Setup of run 1:
Design SP, start of the top module:
module SP(
	clk,
	rst_n,
	in_valid,
	in_data,
	in_mode,
	out_valid,
	out_data
);
input clk, rst_n, in_valid;
input [2:0] in_mode;
input [8:0] in_data;
output reg out_valid;
output reg [8:0] out_data;
integer i;
genvar idx;
parameter STATE_IDLE = 3'd0 ;
parameter STATE_MInv = 3'd1 ;
parameter STATE_MMul = 3'd2 ;
parameter STATE_Sort = 3'd3 ;
parameter STATE_Sum  = 3'd4 ;
parameter STATE_OUTPT= 3'd5 ;
reg [2:0] current_state, next_state;
reg [2:0] data_cnt;
reg [2:0] mode;
reg [8:0] a[0:5], b[0:5], c[0:5], d[0:5], e[0:5];
wire [8:0] next_c, next_e;
reg has_sent_b;
wire out_valid_b;
wire [8:0] next_b;
reg has_sent_mod;
reg [1:0] mm_stage;
wire [17:0] mul_in_s0[0:2], mul_in_s1[0:2];
reg [17:0] mul_in[0:2];
wire mul_out_valid[0:2];
wire [8:0] mul_out[0:2];
reg is_mod_finish[0:2];
wire is_all_mod_finish;
reg  [8:0] mul_out_s0[0:2], mul_out_s1[0:2];
reg flag_sort1, flag_sort2;
wire [8:0] next_d0, next_d1, next_d2, next_d3, next_d4, next_d5;
always @(posedge clk or negedge rst_n) begin
	if (!rst_n) 	current_state <= STATE_IDLE ;
	else 			current_state <= next_state ;
end
always @(*) begin
	next_state = current_state ;
	case(current_state)
		STATE_IDLE: begin
			if (data_cnt==6) begin
				if (mode[0]==1) 		next_state = STATE_MInv ;
				else if (mode[1]==1)	next_state = STATE_MMul ;
				else if (mode[2]==1)	next_state = STATE_Sort ;
				else 					next_state = STATE_Sum ;
			end
		end
		STATE_MInv: begin
			if (data_cnt==6) begin
				if (mode[1]==1)			next_state = STATE_MMul ;
				else if (mode[2]==1)	next_state = STATE_Sort ;
				else 					next_state = STATE_Sum ;
			end
		end
		STATE_MMul: begin
			if (mm_stage==3 && is_all_mod_finish==1) begin
				if (mode[2]==1)			next_state = STATE_Sort ;
				else 					next_state = STATE_Sum ;
			end
		end
		STATE_Sort:	if (flag_sort2==1)	next_state = STATE_Sum ;
		STATE_Sum: 	if (mm_stage==1 && is_all_mod_finish==1) 	next_state = STATE_OUTPT ;
		STATE_OUTPT:	if (data_cnt==6)	next_state = STATE_IDLE ;
	endcase
end
always @(posedge clk or negedge rst_n) begin
  ...
export LEC_CHECK = 0
export CAP_MARGIN = 20
export CELL_PAD_IN_SITES_DETAIL_PLACEMENT = 0
export CORE_ASPECT_RATIO = 0.67
export CORE_MARGIN = 2
export CORE_UTILIZATION = 62
export CTS_CLUSTER_SIZE = 28
export HOLD_SLACK_MARGIN = 0.22
export PLACE_DENSITY_LB_ADDON = 0.04
export SLEW_MARGIN = 20
export TNS_END_PERCENT = 60
create_clock -name core_clock -period 11.9 [get_ports {clk}]
run.sh (not shown) runs the stock make flow with config.mk's settings and CLKGATE_MAP_FILE=.
The following lists how run 2 was set up differently from run 1:
==> flow/config.mk <==
export PLATFORM = sky130hd
export DESIGN_NAME = SP
export DESIGN_NICKNAME = SP
export VERILOG_FILES = /design/flow/design.v
export SDC_FILE = /design/flow/constraint.sdc
export NUM_CORES = 4
export LEC_CHECK = 0
export CAP_MARGIN = 20
export CORE_MARGIN = 2
export CORE_UTILIZATION = 40
export SLEW_MARGIN = 20
==> flow/constraint.sdc <==
create_clock -name core_clock -period 8.62 [get_ports {clk}]
set_input_delay 1.7240 -clock core_clock [delete_from_list [all_inputs] [get_ports {clk}]]
set_output_delay 1.7240 -clock core_clock [all_outputs]
set_load 0.01 [all_outputs]
## What came out
Compared with run 1, in run 2 clock skew did not really move, final worst setup slack went down, die area went up. Delta (run 2 minus run 1): cell row count shows an increase of about 50%, register-to-register path setup slack fell 2.22 ns, via count normalized by instance count went down by about 10%, final cell count increased 998, share of power burned in combinational logic down 2.1 points. For run 2, the capturing instance or port of the critical path was U_Sort.e[3][4], unlike run 1, where it was U_Sort.e[1][7].
The following lists how run 3 was set up differently from run 2:
==> flow/constraint.sdc <==
create_clock -name core_clock -period 9.72 [get_ports {clk}]
set_input_delay 1.9440 -clock core_clock [delete_from_list [all_inputs] [get_ports {clk}]]
set_output_delay 1.9440 -clock core_clock [all_outputs]
set_load 0.01 [all_outputs]
Results
Sort run 3 and run 2 by length of routed wiring on met1, ascending, and run 2 comes first. When run 3 is measured against run 2, its relative slew slack turns out 10 points lower. Run 3 gives more largest fanout of any net on the critical path than run 2 did. When run 3 is set beside run 2, its sum of internal, switching and leakage power turns out to be 2.0 mW smaller. Measured against each other, run 3 and run 2 differ in initial antenna violation count, the lower figure coming from run 2. Run 2 -> run 3: synthesized-area fraction occupied by and/or/nand/nor cells delta 0, exact match. On amount of wire on met2 after detailed routing, run 3 and run 2 are neck and neck. Total DRC errors in the routed layout came out exactly the same in run 3 and run 2. Run 3: core utilization is 0.37 points lower than what run 2 reported. Run 3: clock period minus worst slack is 0.60 ns higher than what run 2 reported. In run 3 the average wire length per cell after detail routing turned out about 1.7% higher than in run 2.
Input changes introduced in run 4 (baseline for comparison: run 3):
-- flow/config.mk --
<<< run 3, line 9
export CORE_MARGIN = 2
export CORE_UTILIZATION = 40
export SLEW_MARGIN = 20
>>> run 4, line 9
export CORE_MARGIN = 2
export CORE_UTILIZATION = 71
export PLACE_DENSITY_LB_ADDON = 0.0
export SLEW_MARGIN = 20
==> flow/constraint.sdc <==
create_clock -name core_clock -period 7.05 [get_ports {clk}]
set_input_delay 1.4100 -clock core_clock [delete_from_list [all_inputs] [get_ports {clk}]]
set_output_delay 1.4100 -clock core_clock [all_outputs]
set_load 0.01 [all_outputs]
Notes after the runs:
Run 3 → run 4: met3 capacity usage during global routing now larger; cell-internal power increased 66%. Run 4 completed end to end; final checks failed (negative setup slack). Run 4 vs run 3 — slew of the pin with the lowest slew margin dropped 0.065 ns.
Edits applied to the flow inputs when going from run 4 to run 5:
-- flow/config.mk --
<<< run 4, line 9
export CORE_MARGIN = 2
export CORE_UTILIZATION = 71
export PLACE_DENSITY_LB_ADDON = 0.0
export SLEW_MARGIN = 20
>>> run 5, line 9
export CORE_MARGIN = 2
export CORE_UTILIZATION = 56
export SLEW_MARGIN = 20
==> flow/constraint.sdc <==
create_clock -name core_clock -period 4.82 [get_ports {clk}]
set_input_delay 0.9640 -clock core_clock [delete_from_list [all_inputs] [get_ports {clk}]]
set_output_delay 0.9640 -clock core_clock [all_outputs]
set_load 0.01 [all_outputs]
Results
Total power (higher): run 5
Area of placed instances in run 5 is about 8% higher than in run 4
Run 5 -> stages 100% | layout checks FAIL | negative setup slack
The run showing the greater clock network fraction of total power is run 4.
First-pass GRT wire length: run 5 vs run 4 up 4.9%

* * *

Starting RTL as in the previous note.
make LEC_CHECK=0 CAP_MARGIN=20 CORE_MARGIN=2 CORE_UTILIZATION=40 PLACE_DENSITY=0.77 SETUP_SLACK_MARGIN=1.45 SLEW_MARGIN=20 finish   # period 5.03 ns
The baseline reached the layout checks and failed them: setup timing.
Rerun with:
Settings changed: CORE_MARGIN 2 to 6, CTS_CLUSTER_DIAMETER from default to 37, CTS_CLUSTER_SIZE from default to 100, GPL_TIMING_DRIVEN from default to 0, SETUP_SLACK_MARGIN 1.45 to 1.63.
Clock period 5.03 ns to 7.31 ns, I/O delays scaled along.
Result:
- The new run produced a layout that fails on setup timing
- combinational power went down by 45%
- worst hold slack improves by 0.048 ns
- clock-buffer cell count went up by 19
- power went down by 39%
- final area went down by 9.1%
- sequential power went down by 27%
- routed wire length went up by 8.2%
- maximum frequency went down by 8.4%
- sequential share of layout area went up by 1.4 points
- sequential cell count stays the same
Rerun with:
Settings changed: ABC_AREA from default to 1, CORE_MARGIN 6 to 2, CORE_UTILIZATION 40 to 72, CTS_CLUSTER_DIAMETER 37 to 357, CTS_CLUSTER_SIZE 100 to default, GPL_TIMING_DRIVEN 0 to default, PLACE_DENSITY 0.77 to default, SETUP_SLACK_MARGIN 1.63 to default.
Clock period 7.31 ns to 3.08 ns, I/O delays scaled along.
Outcome: Now the flow died in global routing (5_1_grt) on GRT-0116; synthesized cell count rises by 20%; area after synthesis rises by 2.1%; die size falls by 45%.
Rerun with:
Settings changed: ABC_AREA 1 to default, CORE_UTILIZATION 72 to 40, CTS_CLUSTER_DIAMETER 357 to default.
Clock period 3.08 ns to 9.0 ns, I/O delays scaled along.
=> This time the run ran to the end with no violations; die size increases by 75%; synthesized cell count came out lower by about 16%; synthesized area came out lower by 2.1%.
Rerun with:
Settings changed: SETUP_SLACK_MARGIN from default to 2.45.
Clock period 9.0 ns to 8.62 ns, I/O delays scaled along.
Result: The new run completed with no timing, DRC or antenna violations. Critical path depth climbs by 5. Worst setup slack improved by 0.60 ns. Design area grows by 7.1%. Register-to-register slack gets better by 0.60 ns. Clock skew shrinks by 0.027 ns. Hold slack improves by 0.0081 ns. Non-clock buffer count rose by 340. Clock power barely changes. Core utilization came out higher by 3.0 points. Routed wire length barely changes. Die area is unchanged.

* * *

SP again, from the RTL that the note above started with.
make LEC_CHECK=0 ABC_AREA=1 CAP_MARGIN=35 CELL_PAD_IN_SITES_GLOBAL_PLACEMENT=2 CORE_ASPECT_RATIO=0.55 CORE_MARGIN=2 CORE_UTILIZATION=40 CTS_CLUSTER_SIZE=25 GPL_ROUTABILITY_DRIVEN=0 GPL_TIMING_DRIVEN=0 HOLD_SLACK_MARGIN=0.08 MAX_ROUTING_LAYER=met4 SLEW_MARGIN=0 finish   # period 9.0 ns
The first run finished with timing, DRC and antenna clean.
Change:
- CAP_MARGIN: 35 -> 20
- CELL_PAD_IN_SITES_GLOBAL_PLACEMENT: 2 -> unset
- CORE_ASPECT_RATIO: 0.55 -> unset
- CORE_UTILIZATION: 40 -> 72
- CTS_CLUSTER_SIZE: 25 -> unset
- GPL_ROUTABILITY_DRIVEN: 0 -> unset
- GPL_TIMING_DRIVEN: 0 -> unset
- HOLD_SLACK_MARGIN: 0.08 -> unset
- MAX_ROUTING_LAYER: met4 -> unset
- SETUP_SLACK_MARGIN: unset -> 0.38
- SLEW_MARGIN: 0 -> 20
- clock period: 9.0 -> 3.08 ns (I/O delays scaled with it)
With this change the flow aborted during global routing.
Area after synthesis is unchanged.
Synthesized cell count is unchanged.
Die area is lower by 44%.
Change:
- ABC_AREA: 1 -> unset
- CAP_MARGIN: 20 -> 0
- MAX_ROUTING_LAYER: unset -> met4
- PLACE_DENSITY: unset -> 0.63
- SETUP_SLACK_MARGIN: 0.38 -> unset
- clock period: 3.08 -> 8.32 ns (I/O delays scaled with it)
=>
- Now the flow passed the timing, design-rule and antenna checks
- die area is lower by 2.1%
- synthesized cell count shrinks by about 16%
- synthesized area decreases by about 2%
Power figures rest on the tool's default switching activity, not on a simulated workload.
